## iir_variable_filter
module iir_variable_filter
#(
    parameter DATA_IN_WIDTH  = 16,
    parameter DATA_OUT_WIDTH = 32,
    parameter TAP_WIDTH      = 16,
    parameter FF_TAP_COUNT   = 4,
    parameter FB_TAP_COUNT   = 3,
    parameter NUM_LP_FILTERS = 20
)
(
    input  wire                               clk,
    input  wire                               reset_n,
    input  wire        [8:0]                  filter_index,
    input  wire signed [DATA_IN_WIDTH-1:0]    data_in,
    output wire signed [DATA_OUT_WIDTH-1:0]   data_out
);
Size: ~8600 cells after synthesis, about 120 flip-flops, roughly 59 I/O pins.
clock: 9.66 ns
lec_check: 0
abc_area: 1
cap_margin: 15
core_margin: 2
core_utilization: 72
cts_cluster_diameter: 235
gpl_timing_driven: 1
hold_slack_margin: -0.05
max_routing_layer: met4
min_routing_layer: met1
slew_margin: 5
tns_end_percent: 25
run.sh (not shown) runs the stock make flow with config.mk's settings and CLKGATE_MAP_FILE=.
The starting point produced a layout that fails on negative setup slack.
Then changed:
CAP_MARGIN = 5   (was 15)
CORE_ASPECT_RATIO = 0.67   (was unset)
CTS_CLUSTER_DIAMETER = 227   (was 235)
GPL_TIMING_DRIVEN = unset   (was 1)
HOLD_SLACK_MARGIN = -0.09   (was -0.05)
MAX_ROUTING_LAYER = unset   (was met4)
MIN_ROUTING_LAYER = unset   (was met1)
SETUP_SLACK_MARGIN = 1.17   (was unset)
SLEW_MARGIN = 20   (was 5)
TNS_END_PERCENT = unset   (was 25)
Outcome: The new run completed, yet does not pass: negative setup slack; synthesized area stays the same; worst setup slack gains 110 ps; utilization climbs by 0.39 points; non-clock buffer count climbs by 58; final area climbs by 0.79%; die size hardly moves; maximum frequency climbs by 0.94%; register-to-register slack gains 160 ps.
Then changed:
CAP_MARGIN = 20   (was 5)
CORE_ASPECT_RATIO = unset   (was 0.67)
CTS_CLUSTER_DIAMETER = 396   (was 227)
HOLD_SLACK_MARGIN = unset   (was -0.09)
SETUP_SLACK_MARGIN = unset   (was 1.17)
clock period = 6.81 ns   (was 9.66 ns; I/O delays follow)
Result: The new run finished but fails on negative setup slack. First-iteration DRC count shrinks by 12%. Final cell count grows by 1.7%. Via count grows by 3.0%. Global-route usage is about the same. Synthesized cell count stays the same. Setup slack gets worse by 2400 ps. Sequential cell count is unchanged. Routed wire length grows by 1.1%.

* * *

Starting RTL as in the previous note.
Settings: LEC_CHECK=0, ABC_AREA=1, CAP_MARGIN=15, CORE_ASPECT_RATIO=0.63, CORE_MARGIN=2, CORE_UTILIZATION=72, CTS_CLUSTER_DIAMETER=260, SETUP_SLACK_MARGIN=2.35, SLEW_MARGIN=20, TNS_END_PERCENT=15; clock period 8.18 ns.
The baseline completed and failed the layout checks on setup timing.
Then changed:
ABC_AREA = not set   (was 1)
CAP_MARGIN = 20   (was 15)
CORE_ASPECT_RATIO = not set   (was 0.63)
CORE_UTILIZATION = 64   (was 72)
CTS_CLUSTER_DIAMETER = not set   (was 260)
SETUP_SLACK_MARGIN = not set   (was 2.35)
TNS_END_PERCENT = not set   (was 15)
clock period = 4.77 ns   (was 8.18 ns; I/O delays follow)
Effect: The new run reached the layout checks and failed them: setup timing; critical path depth decreases by 6; worst setup slack gets worse by 3.4 ns; global-route usage decreases by 18 points; wire length decreases by about a fifth; non-clock buffer count decreases by 119; final area barely changes.
Then changed:
CORE_UTILIZATION = 51   (was 64)
The new run completed, yet does not pass: setup timing.
Synthesized cell count is unchanged.
Design area grows by about 1.6%.
Global-route usage shrinks by 8.4 points.
First-iteration DRC count shrinks by about 27%.
Then changed:
CORE_UTILIZATION = 66   (was 51)
SETUP_SLACK_MARGIN = 2.33   (was not set)
clock period = 12.9 ns   (was 4.77 ns; I/O delays follow)
Effect:
- The changed run produced a layout that fails on setup timing
- die size decreases by 23%
- setup slack gets better by 6.6 ns
- utilization went up by 14 points
- wire length is lower by 3.8%

* * *

iir_variable_filter again, from the RTL that the note above started with.
Design iir_variable_filter, start of the top module:
module iir_variable_filter
#(
    parameter DATA_IN_WIDTH  = 16,
    parameter DATA_OUT_WIDTH = 32,
    parameter TAP_WIDTH      = 16,
    parameter FF_TAP_COUNT   = 4,
    parameter FB_TAP_COUNT   = 3,
    parameter NUM_LP_FILTERS = 20
)
(
    input  wire                               clk,
    input  wire                               reset_n,
    input  wire        [8:0]                  filter_index,
    input  wire signed [DATA_IN_WIDTH-1:0]    data_in,
    output wire signed [DATA_OUT_WIDTH-1:0]   data_out
);
Settings: LEC_CHECK=0, ABC_AREA=1, CAP_MARGIN=5, CORE_ASPECT_RATIO=0.7, CORE_MARGIN=2, CORE_UTILIZATION=72, CTS_CLUSTER_DIAMETER=227, HOLD_SLACK_MARGIN=-0.09, PLACE_DENSITY=0.37, SETUP_SLACK_MARGIN=2.48, SLEW_MARGIN=20; clock period 9.66 ns.
The first run ran to the end with violations: setup timing.
Rerun with:
- ABC_AREA: 1 -> unset
- CAP_MARGIN: 5 -> 20
- CORE_ASPECT_RATIO: 0.7 -> unset
- CORE_UTILIZATION: 72 -> 9
- CTS_CLUSTER_DIAMETER: 227 -> unset
- HOLD_SLACK_MARGIN: -0.09 -> unset
- PLACE_DENSITY: 0.37 -> unset
- SETUP_SLACK_MARGIN: 2.48 -> unset
- clock period: 9.66 -> 16.0 ns (I/O delays scaled with it)
- The changed run finished with timing, DRC and antenna clean
- wire length falls by about 17%
- via count falls by about 18%
- worst setup slack improves by 2.9 ns
- sequential share of layout area falls by 0.22 points
- utilization falls by 72 points
- synthesized area rises by 0.63%
Rerun with:
- CORE_UTILIZATION: 9 -> 40
- clock period: 16.0 -> 14.7 ns (I/O delays scaled with it)
The changed run passed the timing, design-rule and antenna checks.
Clock-buffer cell count is higher by 1.
Setup slack gets worse by 0.039 ns.
Via count is higher slightly.
Final cell count is lower by well over a third.
Wire length barely changes.
Register-to-register slack gets worse by 0.81 ns.
Sequential cell count is unchanged.
First-iteration DRC count fell slightly.
Utilization goes up by 34 points.
